==> inputs of exp/umber <==
==> flow/design.v <==
module MUX(input [31:0] DMAport, output reg [24:0] out0, out1, out2, out3, out4, out5);
	always @ (*) begin
		out0 = 25'b0;
		out1 = 25'b0;
		out2 = 25'b0;
		out3 = 25'b0;
		out4 = 25'b0;
		out5 = 25'b0;
		case(DMAport[2:0])
			3'b000: out0 = DMAport[31:7];
			3'b001: out1 = DMAport[31:7];
			3'b010: out2 = DMAport[31:7];
			3'b011: out3 = DMAport[31:7];
			3'b100: out4 = DMAport[31:7];
			3'b101: out5 = DMAport[31:7];
			default:;
		endcase
	end
endmodule
module Register(input clk, input rst, input enable, input [23:0] datain, output reg [23:0] dataout);
	always @ (posedge clk or posedge rst) begin
		if (rst)
			dataout <= 24'b0;
		else if(enable)
			dataout <= datain;
	end
endmodule
module Wallace_BaughWooley (
    input  signed [7:0] a,
    input  signed [7:0] b,
    output signed [15:0] prod
);
    assign prod = a * b;
endmodule
module ConvEngine (
    input         clk,
    input         rst,
    input  [31:0] DMAport,        
    input         acc_enable,     
    input         acc_clear,      
    output [31:0] result          
);
    wire [24:0] mux_out0, mux_out1, mux_out2, mux_out3, mux_out4, mux_out5;
    MUX demux (
        .DMAport(DMAport),
        .out0(mux_out0),
        .out1(mux_out1),
        .out2(mux_out2),
        .out3(mux_out3),
        .out4(mux_out4),
        .out5(mux_out5)
    );
    wire [23:0] reg_data [5:0];
    Register reg0 (
        .clk(clk),
        .rst(rst),
        .enable(mux_out0[0]),
        .datain(mux_out0[24:1]),
        .dataout(reg_data[0])
    );
    Register reg1 (
        .clk(clk),
        .rst(rst),
        .enable(mux_out1[0]),
        .datain(mux_out1[24:1]),
        .dataout(reg_data[1])
    );
    Register reg2 (
        .clk(clk),
        .rst(rst),
        .enable(mux_out2[0]),
        .datain(mux_out2[24:1]),
        .dataout(reg_data[2])
    );
    Register reg3 (
        .clk(clk),
        .rst(rst),
        .enable(mux_out3[0]),
        .datain(mux_out3[24:1]),
        .dataout(reg_data[3])
    );
    Register reg4 (
        .clk(clk),
        .rst(rst),
        .enable(mux_out4[0]),
        .datain(mux_out4[24:1]),
        .dataout(reg_data[4])
    );
    Register reg5 (
        .clk(clk),
        .rst(rst),
        .enable(mux_out5[0]),
        .datain(mux_out5[24:1]),
        .dataout(reg_data[5])
    );
    wire signed [7:0] pixel [8:0];
    wire signed [7:0] kernel [8:0];
    assign pixel[0] = reg_data[0][23:16];
    assign pixel[1] = reg_data[0][15:8];
    assign pixel[2] = reg_data[0][7:0];
    assign pixel[3] = reg_data[1][23:16];
    assign pixel[4] = reg_data[1][15:8];
    assign pixel[5] = reg_data[1][7:0];
    assign pixel[6] = reg_data[2][23:16];
    assign pixel[7] = reg_data[2][15:8];
    assign pixel[8] = reg_data[2][7:0];
    assign kernel[0] = reg_data[3][23:16];
    assign kernel[1] = reg_data[3][15:8];
    assign kernel[2] = reg_data[3][7:0];
    assign kernel[3] = reg_data[4][23:16];
    assign kernel[4] = reg_data[4][15:8];
    assign kernel[5] = reg_data[4][7:0];
    assign kernel[6] = reg_data[5][23:16];
    assign kernel[7] = reg_data[5][15:8];
    assign kernel[8] = reg_data[5][7:0];
    wire signed [15:0] prod [8:0];
    Wallace_BaughWooley mult0 (.a(pixel[0]), .b(kernel[0]), .prod(prod[0]));
    Wallace_BaughWooley mult1 (.a(pixel[1]), .b(kernel[1]), .prod(prod[1]));
    Wallace_BaughWooley mult2 (.a(pixel[2]), .b(kernel[2]), .prod(prod[2]));
    Wallace_BaughWooley mult3 (.a(pixel[3]), .b(kernel[3]), .prod(prod[3]));
    Wallace_BaughWooley mult4 (.a(pixel[4]), .b(kernel[4]), .prod(prod[4]));
    Wallace_BaughWooley mult5 (.a(pixel[5]), .b(kernel[5]), .prod(prod[5]));
    Wallace_BaughWooley mult6 (.a(pixel[6]), .b(kernel[6]), .prod(prod[6]));
    Wallace_BaughWooley mult7 (.a(pixel[7]), .b(kernel[7]), .prod(prod[7]));
    Wallace_BaughWooley mult8 (.a(pixel[8]), .b(kernel[8]), .prod(prod[8]));
    wire signed [31:0] prod_ext [8:0];
    assign prod_ext[0] = {{16{prod[0][15]}}, prod[0]};
    assign prod_ext[1] = {{16{prod[1][15]}}, prod[1]};
    assign prod_ext[2] = {{16{prod[2][15]}}, prod[2]};
    assign prod_ext[3] = {{16{prod[3][15]}}, prod[3]};
    assign prod_ext[4] = {{16{prod[4][15]}}, prod[4]};
    assign prod_ext[5] = {{16{prod[5][15]}}, prod[5]};
    assign prod_ext[6] = {{16{prod[6][15]}}, prod[6]};
    assign prod_ext[7] = {{16{prod[7][15]}}, prod[7]};
    assign prod_ext[8] = {{16{prod[8][15]}}, prod[8]};
    wire signed [31:0] sum_products;
    assign sum_products = prod_ext[0] + prod_ext[1] + prod_ext[2] +
                          prod_ext[3] + prod_ext[4] + prod_ext[5] +
                          prod_ext[6] + prod_ext[7] + prod_ext[8];
    reg signed [31:0] accumulator;
    always @(posedge clk or posedge rst) begin
        if (rst) begin
            accumulator <= 32'b0;
        end else if (acc_clear) begin
            accumulator <= 32'b0;
        end else if (acc_enable) begin
            accumulator <= accumulator + sum_products;
        end
    end
    assign result = accumulator;
endmodule
==> flow/run.sh <==
#!/bin/bash
# the make line also repeats each setting of config.mk as NAME=value (left out here)
make -C /OpenROAD-flow-scripts/flow DESIGN_CONFIG=/design/flow/config.mk WORK_HOME=/design/flow/orfs CLKGATE_MAP_FILE= finish
==> flow/config.mk <==
export PLATFORM = sky130hd
export DESIGN_NAME = ConvEngine
export DESIGN_NICKNAME = ConvEngine
export VERILOG_FILES = /design/flow/design.v
export SDC_FILE = /design/flow/constraint.sdc
export NUM_CORES = 4
export LEC_CHECK = 0
export ABC_AREA = 1
export CAP_MARGIN = 20
export CORE_MARGIN = 2
export CORE_UTILIZATION = 72
export CTS_CLUSTER_DIAMETER = 233
export CTS_CLUSTER_SIZE = 100
export SLEW_MARGIN = 20
==> flow/constraint.sdc <==
create_clock -name core_clock -period 10.9 [get_ports {clk}]
set_input_delay 2.1800 -clock core_clock [delete_from_list [all_inputs] [get_ports {clk}]]
set_output_delay 2.1800 -clock core_clock [all_outputs]
set_load 0.01 [all_outputs]
==> inputs of exp/raven, as changes to exp/umber <==
==> flow/config.mk (replaced) <==
export PLATFORM = sky130hd
export DESIGN_NAME = ConvEngine
export DESIGN_NICKNAME = ConvEngine
export VERILOG_FILES = /design/flow/design.v
export SDC_FILE = /design/flow/constraint.sdc
export NUM_CORES = 4
export LEC_CHECK = 0
export CAP_MARGIN = 20
export CORE_MARGIN = 2
export CORE_UTILIZATION = 44
export SLEW_MARGIN = 20
==> flow/constraint.sdc (replaced) <==
create_clock -name core_clock -period 5.15 [get_ports {clk}]
set_input_delay 1.0300 -clock core_clock [delete_from_list [all_inputs] [get_ports {clk}]]
set_output_delay 1.0300 -clock core_clock [all_outputs]
set_load 0.01 [all_outputs]
==> inputs of exp/xenon, as changes to exp/umber <==
==> flow/config.mk (replaced) <==
export PLATFORM = sky130hd
export DESIGN_NAME = ConvEngine
export DESIGN_NICKNAME = ConvEngine
export VERILOG_FILES = /design/flow/design.v
export SDC_FILE = /design/flow/constraint.sdc
export NUM_CORES = 4
export LEC_CHECK = 0
export CAP_MARGIN = 20
export CORE_MARGIN = 2
export CORE_UTILIZATION = 72
export CTS_CLUSTER_SIZE = 96
export SLEW_MARGIN = 20
export TNS_END_PERCENT = 10
==> flow/constraint.sdc (replaced) <==
create_clock -name core_clock -period 6.68 [get_ports {clk}]
set_input_delay 1.3360 -clock core_clock [delete_from_list [all_inputs] [get_ports {clk}]]
set_output_delay 1.3360 -clock core_clock [all_outputs]
set_load 0.01 [all_outputs]
==> inputs of exp/violet, as changes to exp/umber <==
==> flow/config.mk (replaced) <==
export PLATFORM = sky130hd
export DESIGN_NAME = ConvEngine
export DESIGN_NICKNAME = ConvEngine
export VERILOG_FILES = /design/flow/design.v
export SDC_FILE = /design/flow/constraint.sdc
export NUM_CORES = 4
export LEC_CHECK = 0
export CAP_MARGIN = 20
export CORE_MARGIN = 2
export CORE_UTILIZATION = 40
export SLEW_MARGIN = 20
==> flow/constraint.sdc (replaced) <==
create_clock -name core_clock -period 10.0 [get_ports {clk}]
set_input_delay 2.0000 -clock core_clock [delete_from_list [all_inputs] [get_ports {clk}]]
set_output_delay 2.0000 -clock core_clock [all_outputs]
set_load 0.01 [all_outputs]
==> comparison table <==
Run status: exp/xenon finished with violations; exp/raven finished with violations; exp/umber complete, no violations; exp/violet complete, no violations
Violated checks: exp/xenon setup timing; exp/raven setup timing; exp/umber -; exp/violet -
Final WS setup: exp/xenon -1970 ps; exp/raven -3360 ps; exp/umber 1990 ps; exp/violet 641 ps
Final critical-path required period: exp/xenon 8650 ps; exp/raven 8510 ps; exp/umber 8910 ps; exp/violet 9360 ps
Clock Skew: exp/xenon 22.1 ps; exp/raven 23.0 ps; exp/umber 11.5 ps; exp/violet 21.6 ps
Combinational gate count: exp/xenon 2086; exp/raven 2086; exp/umber 2373; exp/violet 2086
DRT met1 WL: exp/xenon 36.5 mm; exp/raven 40.6 mm; exp/umber 35.4 mm; exp/violet 35.9 mm
WP depth: exp/xenon 27; exp/raven 29; exp/umber 28; exp/violet 25
R2R setup slack: exp/xenon -1970 ps; exp/raven -3360 ps; exp/umber 1990 ps; exp/violet 640 ps
Origin of the worst setup path: exp/xenon reg3.dataout[17]; exp/raven reg1.dataout[7]; exp/umber reg5.dataout[16]; exp/violet reg2.dataout[23]
Floorplan net count: exp/xenon 4522; exp/raven 4522; exp/umber 5302; exp/violet 4522
Largest net degree at the start of global routing: exp/xenon 105; exp/raven 105; exp/umber 70; exp/violet 69
Die extent in y: exp/xenon 227 um; exp/raven 289 um; exp/umber 230 um; exp/violet 303 um
Worst reg-to-reg path cell count: exp/xenon 27; exp/raven 29; exp/umber 28; exp/violet 25
Total cell area at the placement stage: exp/xenon 0.0397 mm^2; exp/raven 0.0410 mm^2; exp/umber 0.0376 mm^2; exp/violet 0.0379 mm^2
Clock transition at path regs: exp/xenon 100 ps; exp/raven 90 ps; exp/umber 80 ps; exp/violet 80 ps
Aggregate routed wire length: exp/xenon 98.4 mm; exp/raven 92.9 mm; exp/umber 86.5 mm; exp/violet 84.8 mm
Worst Hold Endpoint: exp/xenon reg4.dataout[20]; exp/raven reg3.dataout[23]; exp/umber accumulator[23]; exp/violet accumulator[4]
Unrepaired setup endpoints after global routing: exp/xenon true; exp/raven true; exp/umber false; exp/violet false
Final routed wire length divided by cell count: exp/xenon 22.2 um; exp/raven 19.0 um; exp/umber 18.2 um; exp/violet 18.4 um
